run 1:
// cu_engine
module cu_engine (
    input  clk, nrst,
    input  [71:0] filter, 
    input  [23:0] data_in,
    input  [ 8:0] pe_en_ctrl,
    output [15:0] pe_out
);
    reg [23:0] dff [0:1];
    wire [143:0] psum;
    pe pe00 (.clk(clk), .en(pe_en_ctrl[0]), .a(data_in[ 7: 0]), .b(filter[ 7: 0]), .out(psum[15: 0]));
    pe pe10 (.clk(clk), .en(pe_en_ctrl[1]), .a(data_in[15: 8]), .b(filter[15: 8]), .out(psum[31:16]));
    pe pe20 (.clk(clk), .en(pe_en_ctrl[2]), .a(data_in[23:16]), .b(filter[23:16]), .out(psum[47:32]));
    pe pe01 (.clk(clk), .en(pe_en_ctrl[3]), .a(dff[0][ 7: 0]), .b(filter[31:24]), .out(psum[63:48]));
    pe pe11 (.clk(clk), .en(pe_en_ctrl[4]), .a(dff[0][15: 8]), .b(filter[39:32]), .out(psum[79:64]));
    pe pe21 (.clk(clk), .en(pe_en_ctrl[5]), .a(dff[0][23:16]), .b(filter[47:40]), .out(psum[95:80]));
    pe pe02 (.clk(clk), .en(pe_en_ctrl[6]), .a(dff[1][ 7: 0]), .b(filter[55:48]), .out(psum[111: 96]));
    pe pe12 (.clk(clk), .en(pe_en_ctrl[7]), .a(dff[1][15: 8]), .b(filter[63:56]), .out(psum[127:112]));
    pe pe22 (.clk(clk), .en(pe_en_ctrl[8]), .a(dff[1][23:16]), .b(filter[71:64]), .out(psum[143:128]));
    always @(posedge clk) begin
        if (!nrst) begin
            dff[0] <= 0;
            dff[1] <= 0;
        end else begin
            dff[0] <= data_in;
            dff[1] <= dff[0]; 
        end
    end
    assign pe_out = psum[15:0] + psum[31:16] + psum[47:32] + psum[63:48] + psum[79:64] + psum[95:80] + psum[111:96] + psum[127:112] + psum[143:128];
endmodule
make LEC_CHECK=0 CAP_MARGIN=20 CORE_MARGIN=2 CORE_UTILIZATION=61 CTS_CLUSTER_DIAMETER=362 CTS_CLUSTER_SIZE=61 MAX_ROUTING_LAYER=met4 SLEW_MARGIN=20 finish   # period 4.86 ns
run.sh (not shown) runs the stock make flow with config.mk's settings and CLKGATE_MAP_FILE=.
From the logs: run 1 reached the end of the flow and failed the layout checks with setup timing.
For run 2, these inputs were changed with respect to run 1:
--- a/flow/config.mk
+++ b/flow/config.mk
@@ -8 +8 @@
-export CAP_MARGIN = 20
+export CAP_MARGIN = 15
@@ -13,0 +14 @@
+export SETUP_SLACK_MARGIN = 1.0
==> flow/constraint.sdc <==
create_clock -name core_clock -period 3.99 [get_ports {clk}]
set_input_delay 0.7980 -clock core_clock [delete_from_list [all_inputs] [get_ports {clk}]]
set_output_delay 0.7980 -clock core_clock [all_outputs]
set_load 0.01 [all_outputs]
[summary]
Run 2 finished all stages; however, its layout fails the closing checks, the failures being setup timing.
Final count of negative-setup-slack endpoints ends up lower on run 1.
Measured against each other, run 1 and run 2 differ in proportion of final cell area spent on non-clock buffers, the lower figure coming from run 1.
Taking run 2 as 1.0, run 1 lands at 0.76 on clock network power consumption.
Taking run 1 as the reference, in run 2 routing usage on met2 now sits higher; routed wire length shows an increase of about 17%; setup slack shrank by 0.61 ns; sequential share of layout area shrank by 1.3 points; final cell count without fillers higher.
Edits applied to the flow inputs when going from run 2 to run 3:
--- a/flow/config.mk
+++ b/flow/config.mk
@@ -8 +8 @@
-export CAP_MARGIN = 15
+export CAP_MARGIN = 20
@@ -10,3 +10 @@
-export CORE_UTILIZATION = 61
-export CTS_CLUSTER_DIAMETER = 362
-export CTS_CLUSTER_SIZE = 61
+export CORE_UTILIZATION = 65
@@ -14 +11,0 @@
-export SETUP_SLACK_MARGIN = 1.0
==> flow/constraint.sdc <==
create_clock -name core_clock -period 5.19 [get_ports {clk}]
set_input_delay 1.0380 -clock core_clock [delete_from_list [all_inputs] [get_ports {clk}]]
set_output_delay 1.0380 -clock core_clock [all_outputs]
set_load 0.01 [all_outputs]
==> comparison <==
- In the flow results for run 2 and run 3, the critical path depth in cells is smaller on run 3.
- Summary: summed area of non-filler cells in the final layout, run 3 better than run 2
- Between run 2 and run 3, filler cell count in the final layout is higher for run 3, run 2 comes in under that.
- Run 3: complete, dirty (setup timing)
- Summary of run 3 over run 2: peak ir drop on the vdd network shrank by 310 uV; global-route wire length before repair decreased by about 9% relative to the old numbers; number of ordinary and repair buffers in the finished layout has decreased.
Changes in run 4 relative to run 3:
--- a/flow/config.mk
+++ b/flow/config.mk
@@ -10 +10,3 @@
-export CORE_UTILIZATION = 65
+export CORE_UTILIZATION = 72
+export CTS_CLUSTER_SIZE = 50
+export HOLD_SLACK_MARGIN = -0.09
@@ -11,0 +14 @@
+export PLACE_DENSITY_LB_ADDON = 0.0
==> flow/constraint.sdc <==
create_clock -name core_clock -period 5.11 [get_ports {clk}]
set_input_delay 1.0220 -clock core_clock [delete_from_list [all_inputs] [get_ports {clk}]]
set_output_delay 1.0220 -clock core_clock [all_outputs]
set_load 0.01 [all_outputs]
Results
- Layout checks on run 4: not met. Flow itself completed; violations: setup timing.
- In run 4 relative to run 3, power per cell area had gone up by a little under 10%.
- Peak per-stage delay on the critical path was higher in run 4 than in run 3.
- There was hardly any difference in final sequential cell count between run 4 and run 3.
- Overall fraction of global-route tracks in use was lower in run 3 than in run 4.
- As far as sequential share of cell area is concerned, run 3 and run 4 perform about the same.
- Design area went up slightly going from run 3 to run 4.
- Comparing run 4 and run 3, the lower worst setup slack after layout was measured on run 4.
- Relative to run 3, count of TritonRoute iterations in the first routing pass has decreased by 2 in run 4.
- Per the comparison of run 4 with run 3, leakage power figure +1.4%; clock network power share decreased by 0.2 points relative to the old numbers.
- Summary: with run 3 as the reference, die area in run 4 moved down by a little under 10%.
### run 4 -> run 5
--- a/flow/config.mk
+++ b/flow/config.mk
@@ -10,5 +10 @@
-export CORE_UTILIZATION = 72
-export CTS_CLUSTER_SIZE = 50
-export HOLD_SLACK_MARGIN = -0.09
-export MAX_ROUTING_LAYER = met4
-export PLACE_DENSITY_LB_ADDON = 0.0
+export CORE_UTILIZATION = 40
==> flow/constraint.sdc <==
create_clock -name core_clock -period 6.2 [get_ports {clk}]
set_input_delay 1.2400 -clock core_clock [delete_from_list [all_inputs] [get_ports {clk}]]
set_output_delay 1.2400 -clock core_clock [all_outputs]
set_load 0.01 [all_outputs]
## What came out
The flow did not stop early for run 5: all stages ran, and the layout cleared the timing, design-rule and antenna checks.
Of the two candidates, run 4 has the worse setup slack and run 5 the better one.
Looking at leakage power summed over all cells, run 5 sits 1.5 nW below run 4.
Layout buffering overhead excluding clock cells sits lower in run 5 than in run 4.
Wire: run 5 routes less than run 4
Run 5 gives more register share of the cell area than run 4 did.
Re global-route usage: run 4 and run 5 aren't equal, and the lower value belongs to run 5.
From run 4 to run 5, xor and xnor area share after synthesis did not move at all.
Looking at clock network fraction of total power, run 5 sits 1.9 points above run 4.
For the core utilization, run 5 came in 41 points lower than run 4 did.
Switching component of the power on run 5 is ahead of run 4.
Internal power for run 5 is lower than for run 4.


Starting RTL as in the previous note.
export LEC_CHECK = 0
export ABC_AREA = 1
export CAP_MARGIN = 0
export CELL_PAD_IN_SITES_DETAIL_PLACEMENT = 1
export CELL_PAD_IN_SITES_GLOBAL_PLACEMENT = 3
export CORE_ASPECT_RATIO = 0.91
export CORE_MARGIN = 2
export CORE_UTILIZATION = 32
export GPL_ROUTABILITY_DRIVEN = 1
export GPL_TIMING_DRIVEN = 1
export MAX_ROUTING_LAYER = met4
export MIN_ROUTING_LAYER = met1
export SETUP_SLACK_MARGIN = 0.84
export SLEW_MARGIN = 20
export TNS_END_PERCENT = 50
create_clock -name core_clock -period 3.55 [get_ports {clk}]
The baseline produced a layout that fails on setup timing.
Change:
ABC_AREA = unset   (was 1)
CAP_MARGIN = 20   (was 0)
CELL_PAD_IN_SITES_DETAIL_PLACEMENT = 0   (was 1)
CELL_PAD_IN_SITES_GLOBAL_PLACEMENT = 0   (was 3)
CORE_UTILIZATION = 66   (was 32)
MAX_ROUTING_LAYER = met5   (was met4)
TNS_END_PERCENT = unset   (was 50)
clock period = 5.32 ns   (was 3.55 ns; I/O delays follow)
What happened: The changed run ran to the end with violations: setup timing. Clock skew came out lower by 0.013 ns. Final area goes down by 17%. Die area shrinks by 54%. Power fell by 51%. Synthesized cell count shrinks by 26%. Wire length went down by 29%. Area after synthesis fell by 5.9%.
Change:
CORE_UTILIZATION = 60   (was 66)
CTS_CLUSTER_SIZE = 49   (was unset)
GPL_ROUTABILITY_DRIVEN = 0   (was 1)
SETUP_SLACK_MARGIN = unset   (was 0.84)
clock period = 2.13 ns   (was 5.32 ns; I/O delays follow)
After rerunning: The new run produced a layout that fails on setup timing; final cell count increases by 9.5%; synthesized area does not change; hold slack got worse by 0.38 ns.


== v6 ==
The RTL this note starts from:
==> flow/design.v <==
module pe (
    input clk, en,
    input      [7:0] a, b,
    output reg [15:0] out
);
    always @(posedge clk) begin
        if (en) begin
            out <= a*b;
        end else begin  
            out <= 0;
        end
    end
endmodule
module cu_engine (
    input  clk, nrst,
    input  [71:0] filter, 
    input  [23:0] data_in,
    input  [ 8:0] pe_en_ctrl,
    output [15:0] pe_out
);
    reg [23:0] dff [0:1];
    wire [143:0] psum;
    pe pe00 (.clk(clk), .en(pe_en_ctrl[0]), .a(data_in[ 7: 0]), .b(filter[ 7: 0]), .out(psum[15: 0]));
    pe pe10 (.clk(clk), .en(pe_en_ctrl[1]), .a(data_in[15: 8]), .b(filter[15: 8]), .out(psum[31:16]));
    pe pe20 (.clk(clk), .en(pe_en_ctrl[2]), .a(data_in[23:16]), .b(filter[23:16]), .out(psum[47:32]));
    pe pe01 (.clk(clk), .en(pe_en_ctrl[3]), .a(dff[0][ 7: 0]), .b(filter[31:24]), .out(psum[63:48]));
    pe pe11 (.clk(clk), .en(pe_en_ctrl[4]), .a(dff[0][15: 8]), .b(filter[39:32]), .out(psum[79:64]));
    pe pe21 (.clk(clk), .en(pe_en_ctrl[5]), .a(dff[0][23:16]), .b(filter[47:40]), .out(psum[95:80]));
    pe pe02 (.clk(clk), .en(pe_en_ctrl[6]), .a(dff[1][ 7: 0]), .b(filter[55:48]), .out(psum[111: 96]));
    pe pe12 (.clk(clk), .en(pe_en_ctrl[7]), .a(dff[1][15: 8]), .b(filter[63:56]), .out(psum[127:112]));
    pe pe22 (.clk(clk), .en(pe_en_ctrl[8]), .a(dff[1][23:16]), .b(filter[71:64]), .out(psum[143:128]));
    always @(posedge clk) begin
        if (!nrst) begin
            dff[0] <= 0;
            dff[1] <= 0;
        end else begin
            dff[0] <= data_in;
            dff[1] <= dff[0]; 
        end
    end
    assign pe_out = psum[15:0] + psum[31:16] + psum[47:32] + psum[63:48] + psum[79:64] + psum[95:80] + psum[111:96] + psum[127:112] + psum[143:128];
endmodule
clock: 6.8 ns
lec_check: 0
abc_area: 1
cap_margin: 20
core_margin: 2
core_utilization: 72
place_density: 0.36
setup_slack_margin: 1.22
slew_margin: 20
tns_end_percent: 5
Input-level comparison between v7 and v6:
# v6
export LEC_CHECK = 0
export ABC_AREA = 1
export CAP_MARGIN = 20
export CORE_MARGIN = 2
export CORE_UTILIZATION = 72
export PLACE_DENSITY = 0.36
export SETUP_SLACK_MARGIN = 1.22
export SLEW_MARGIN = 20
export TNS_END_PERCENT = 5
create_clock -name core_clock -period 6.8 [get_ports {clk}]
# v7
export LEC_CHECK = 0
export CAP_MARGIN = 20
export CORE_MARGIN = 2
export CORE_UTILIZATION = 51
export SLEW_MARGIN = 20
create_clock -name core_clock -period 5.78 [get_ports {clk}]
### Flow results
v7 finished all stages; however, its layout fails the closing checks, the failures being negative setup slack. Summary — part of the total power dissipated in the clock network, v7 relative to v6: higher, by 0.8 points. Between v7 and v6, the sequential share of layout area does not differ in any meaningful way. Across both runs, global-route usage was lower for v7 than for v6. From v6 to v7, critical path depth did not move at all. v6 → v7: summed area of non-filler cells in the final layout down about 0.9%; clock-buffer cell count down 1. Tally of unique sky130hd cells used after synthesis (higher): v7.
Power and IR drop assume default switching activity.
